// AMBA_AXI_ram
module AMBA_AXI_ram
#(
	parameter ID_WIDTH = 4,
	parameter ADDR_WIDTH = 8,
	parameter DATA_WIDTH = 16,
	parameter BRESP_WIDTH = 3,
	parameter WR_MEM_DELAY = 0,
	parameter RD_MEM_DELAY = 0
)
(
	clk,
	rst_n,
	s_axi_awvalid,
	s_axi_awready,
	s_axi_awid,
	s_axi_awaddr,
	s_axi_awlen,
	s_axi_awsize,
	s_axi_awburst, 							 
	s_axi_wvalid,
	s_axi_wready,
	s_axi_wdata,
	s_axi_wstrb, 
	s_axi_wlast,
	s_axi_bvalid,
	s_axi_bready,
	s_axi_bid,
	s_axi_bresp,
	s_axi_arvalid,
	s_axi_arready,
	s_axi_arid,
	s_axi_araddr,
	s_axi_arlen,
	s_axi_arsize,
	s_axi_arburst,
	s_axi_rvalid,
	s_axi_rready,
	s_axi_rid,
	s_axi_rdata,
	s_axi_rresp,
	s_axi_rlast
);
Size: ~7200 cells after synthesis, roughly 95000 sq um of cells after synthesis.
clock: 7.78 ns
lec_check: 0
cap_margin: 20
core_aspect_ratio: 0.87
core_margin: 2
core_utilization: 20
cts_cluster_diameter: 176
cts_cluster_size: 24
hold_slack_margin: 0.22
max_routing_layer: met5
place_density_lb_addon: 0.23
slew_margin: 20
tns_end_percent: 15
run.sh (not shown) runs the stock make flow with config.mk's settings and CLKGATE_MAP_FILE=.
Next try:
CORE_ASPECT_RATIO = default   (was 0.87)
CORE_UTILIZATION = 57   (was 20)
CTS_CLUSTER_DIAMETER = default   (was 176)
CTS_CLUSTER_SIZE = default   (was 24)
HOLD_SLACK_MARGIN = default   (was 0.22)
MAX_ROUTING_LAYER = default   (was met5)
PLACE_DENSITY_LB_ADDON = default   (was 0.23)
TNS_END_PERCENT = default   (was 15)
clock period = 2.52 ns   (was 7.78 ns; I/O delays follow)
Effect: This time the run finished with negative setup slack left. Setup slack loses 3.3 ns. Via count increases by about 20%. Final cell count drops by 17%. Total power rises to 3.9 times its value.
Next try:
CORE_UTILIZATION = 65   (was 57)
CTS_CLUSTER_SIZE = 57   (was default)
HOLD_SLACK_MARGIN = 0.3   (was default)
SETUP_SLACK_MARGIN = 0.97   (was default)
clock period = 3.8 ns   (was 2.52 ns; I/O delays follow)
=> The new run ended with an error in global routing. Die area decreases by about 12%. Synthesized cell count stays the same. Synthesized area stays the same.
Next try:
CORE_ASPECT_RATIO = 0.87   (was default)
CORE_UTILIZATION = 58   (was 65)
CTS_CLUSTER_DIAMETER = 69   (was default)
CTS_CLUSTER_SIZE = default   (was 57)
HOLD_SLACK_MARGIN = default   (was 0.3)
MAX_ROUTING_LAYER = met5   (was default)
SETUP_SLACK_MARGIN = default   (was 0.97)
TNS_END_PERCENT = 15   (was default)
clock period = 4.02 ns   (was 3.8 ns; I/O delays follow)
The new run completed, yet does not pass: negative setup slack. Synthesized cell count is unchanged. Die size grows by 12%. Area after synthesis does not change.


== run 1 ==
AMBA_AXI_ram again, from the RTL that the note above started with.
Settings: LEC_CHECK=0, CAP_MARGIN=20, CORE_MARGIN=2, CORE_UTILIZATION=40, SLEW_MARGIN=20; clock period 5.19 ns.
Per the final summary, run 1 finished and its layout is clean on timing, DRC and antenna.
Inputs modified between run 1 and run 2:
Settings: TNS_END_PERCENT newly set to 10; CORE_UTILIZATION changed from 40 to 53; PLACE_DENSITY_LB_ADDON newly set to 0.0; the clock period (ns, I/O delays scaled along) changed from 5.19 to 2.92.
==> comparison <==
- | run 2 | all stages done | FAIL | negative setup slack |
- In run 2, the worst endpoint required time came out 2290 ps below the value in run 1.
- What run 2 reported for maximum frequency has to be multiplied by 0.77 to get the figure for run 1.
- Per the comparison of run 2 with run 1, cell count went up; core utilization before placement increased by 13 points relative to the old numbers; power saw an increase.


Starting RTL as in the previous note.
## AMBA_AXI_ram
module AMBA_AXI_ram
#(
	parameter ID_WIDTH = 4,
	parameter ADDR_WIDTH = 8,
	parameter DATA_WIDTH = 16,
	parameter BRESP_WIDTH = 3,
	parameter WR_MEM_DELAY = 0,
	parameter RD_MEM_DELAY = 0
)
(
	clk,
	rst_n,
	s_axi_awvalid,
	s_axi_awready,
	s_axi_awid,
	s_axi_awaddr,
	s_axi_awlen,
	s_axi_awsize,
	s_axi_awburst, 							 
	s_axi_wvalid,
	s_axi_wready,
	s_axi_wdata,
	s_axi_wstrb, 
	s_axi_wlast,
	s_axi_bvalid,
	s_axi_bready,
	s_axi_bid,
	s_axi_bresp,
	s_axi_arvalid,
	s_axi_arready,
	s_axi_arid,
	s_axi_araddr,
	s_axi_arlen,
	s_axi_arsize,
	s_axi_arburst,
	s_axi_rvalid,
	s_axi_rready,
	s_axi_rid,
	s_axi_rdata,
	s_axi_rresp,
	s_axi_rlast
);
export LEC_CHECK = 0
export ABC_AREA = 0
export CAP_MARGIN = 20
export CORE_MARGIN = 2
export CORE_UTILIZATION = 49
export CTS_CLUSTER_DIAMETER = 298
export GPL_ROUTABILITY_DRIVEN = 0
export GPL_TIMING_DRIVEN = 1
export PLACE_DENSITY_LB_ADDON = 0.15
export SETUP_SLACK_MARGIN = 0.69
export SLEW_MARGIN = 20
export TNS_END_PERCENT = 20
create_clock -name core_clock -period 5.5 [get_ports {clk}]
Edit:
- ABC_AREA: 0 -> unset
- CORE_UTILIZATION: 49 -> 65
- CTS_CLUSTER_DIAMETER: 298 -> unset
- CTS_CLUSTER_SIZE: unset -> 57
- GPL_ROUTABILITY_DRIVEN: 0 -> unset
- GPL_TIMING_DRIVEN: 1 -> unset
- PLACE_DENSITY_LB_ADDON: 0.15 -> unset
- SETUP_SLACK_MARGIN: 0.69 -> 1.41
- TNS_END_PERCENT: 20 -> unset
After rerunning:
- synthesized cell count does not change
- routed wire length decreases slightly
- cell area drops slightly
- die size went down by a quarter to a third
- global-route usage increases by 15 points
- combinational power is about the same
- core utilization went up by 18 points
- final cell count decreases by a few percent
Edit:
- CELL_PAD_IN_SITES_GLOBAL_PLACEMENT: unset -> 1
- CORE_ASPECT_RATIO: unset -> 1.88
- CORE_UTILIZATION: 65 -> 56
- CTS_CLUSTER_DIAMETER: unset -> 322
- CTS_CLUSTER_SIZE: 57 -> 73
- HOLD_SLACK_MARGIN: unset -> 0.28
- PLACE_DENSITY: unset -> 0.38
- SETUP_SLACK_MARGIN: 1.41 -> unset
- TNS_END_PERCENT: unset -> 35
Result: This time the run failed in global routing (GRT-0116). Die area went up by about a fifth. Area after synthesis stays the same. Synthesized cell count is unchanged.
Edit:
- CELL_PAD_IN_SITES_GLOBAL_PLACEMENT: 1 -> unset
- CORE_ASPECT_RATIO: 1.88 -> unset
- CORE_UTILIZATION: 56 -> 47
- CTS_CLUSTER_DIAMETER: 322 -> unset
- CTS_CLUSTER_SIZE: 73 -> unset
- HOLD_SLACK_MARGIN: 0.28 -> unset
- PLACE_DENSITY: 0.38 -> unset
- TNS_END_PERCENT: 35 -> unset
- clock period: 5.5 -> 5.19 ns (I/O delays scaled with it)
Outcome:
- With this change the flow produced a clean layout
- die size came out higher by 19%
- synthesized area is unchanged
- synthesized cell count is unchanged
Edit:
- CORE_UTILIZATION: 47 -> 66
- PLACE_DENSITY: unset -> 0.36
- TNS_END_PERCENT: unset -> 10
- clock period: 5.19 -> 2.2 ns (I/O delays scaled with it)
Effect:
- This time the run never finished: it broke off in global routing (GRT-0116)
- synthesized cell count is unchanged
- die size decreases by a quarter to a third
- synthesized area stays the same


## job 4261
AMBA_AXI_ram again, from the RTL that the note above started with.
clock: 8.74 ns
lec_check: 0
cap_margin: 15
cell_pad_in_sites_global_placement: 3
core_margin: 7
core_utilization: 30
cts_cluster_diameter: 208
cts_cluster_size: 14
place_density_lb_addon: 0.19
slew_margin: 20
Having completed the whole flow, job 4261 delivered a layout that passed the timing, DRC and antenna checks.
[inputs] job 2072 vs job 4261
Settings: CELL_PAD_IN_SITES_GLOBAL_PLACEMENT no longer set, was 3; GPL_TIMING_DRIVEN now 0, previously not set; PLACE_DENSITY_LB_ADDON now 0.15, was 0.19; CTS_CLUSTER_SIZE no longer set, was 14; CAP_MARGIN now 20, was 15; CORE_MARGIN now 2, was 7; ABC_AREA now 0, previously not set; CTS_CLUSTER_DIAMETER no longer set, was 208; GPL_ROUTABILITY_DRIVEN now 0, previously not set; CORE_UTILIZATION now 49, was 30; the clock period (ns, I/O delays scaled along) now 5.5, was 8.74.
- No final results exist for job 2072, since it was stopped by error GRT-0116 during 5_1_grt.
- Looking at total CTS buffers across job 2072 and job 4261, the one that comes out higher is job 2072.
- Per the comparison of job 2072 with job 4261, cell area after placement rose about 1.2%; post-placement worst setup slack shrank by 3.45 ns; mux contribution to synthesized area held.
- Re synthesized cell count: no difference whatsoever between job 4261 and job 2072.
- On full die area: between job 2072 and job 4261, it ends up lower for job 2072.
- For the standard-cell row count, job 2072 came in 22% lower than job 4261 did.
- For mean area per synthesized cell, job 2072 and job 4261 come out practically identical.
- Of the two candidates, job 4261 has the better post-DP HPWL and job 2072 the worse one.
- Buffer levels on the longest clock path, job 2072 and job 4261, higher one = job 4261.
- When job 2072 is measured against job 4261, its cell resize tally after clock tree synthesis turns out 1 higher.
Relative to job 2072, the following input files were edited for job 6713:
Settings: GPL_TIMING_DRIVEN removed (was 0); PLACE_DENSITY_LB_ADDON removed (was 0.15); CORE_UTILIZATION changed from 49 to 57; ABC_AREA removed (was 0); CTS_CLUSTER_SIZE newly set to 11; TNS_END_PERCENT newly set to 20; GPL_ROUTABILITY_DRIVEN removed (was 0); the clock period (ns, I/O delays scaled along) changed from 5.5 to 2.89.
Results
- Delta (job 6713 minus job 2072): post-place setup slack shows a reduction of 0.87 ns, cell total after placement increased by about 5% relative to the old numbers.
- Looking only at buffers inserted during post-CTS setup optimization, and setting everything else aside, the lower value of job 2072 and job 6713 goes to job 2072.
- What ended job 2072 was a tool error in 5_1_grt; the run never finished.
- Job 6713 had finished all stages when the layout checks came back failing, citing setup timing.
- Against job 2072, job 6713 comes in 12 lower on number of standard-cell rows in the floorplan.
- Note that the core area recorded for job 2072 amounts to 1.17 times the value seen in job 6713.
- When job 6713 is measured against job 2072, its hold buffer count at cts turns out 1 higher.
- [compare] base=job 2072 new=job 6713: cell area after placement went up about 9%, xor/xnor cell area share of the yosys netlist held.
The inputs of job 2562 differ from those of job 6713 as listed below.
Settings: a change of TNS_END_PERCENT from 20 to 10; an added PLACE_DENSITY of 0.36; a change of CTS_CLUSTER_SIZE from 11 to 99; an added ABC_AREA of 1; a change of CORE_UTILIZATION from 57 to 66; a change of the clock period (ns, I/O delays scaled along) from 2.89 to 1.74.
==> comparison <==
The layout from job 2562, despite a flow that completed every stage, fails the layout checks, with the failing checks listed as setup timing. Job 2562 vs job 6713, cell with the biggest individual delay on the critical path: dfrtp_2 vs o22ai_1. | share of synthesized area occupied by flip-flops and latches | lower: job 2562 |. Share of synthesized cell area in full adder, half adder and majority cells: job 6713 vs job 2562 — no meaningful difference. Diff job 6713 -> job 2562: peak supply drop rose by 22%, post-route fraction of the period consumed by the critical path rose by 23 points.
For job 2043, these inputs were changed with respect to job 2562:
Settings: SETUP_SLACK_MARGIN newly set to -0.35; ABC_AREA removed (was 1); CTS_CLUSTER_SIZE changed from 99 to 57; CORE_UTILIZATION changed from 66 to 65; TNS_END_PERCENT removed (was 10); PLACE_DENSITY removed (was 0.36); the clock period (ns, I/O delays scaled along) changed from 1.74 to 3.72.
==> comparison <==
In job 2043 the implementation ran to completion but is not tape-out ready, as the final checks report setup timing.
Job 2043 vs job 2562, final worst-path cycle share went down by 43 points.
Taking job 2562 as the reference, in job 2043 cell count saw a decrease, die width moved up, sequential logic power dropped 56%.
Power figures rest on the tool's default switching activity, not on a simulated workload.
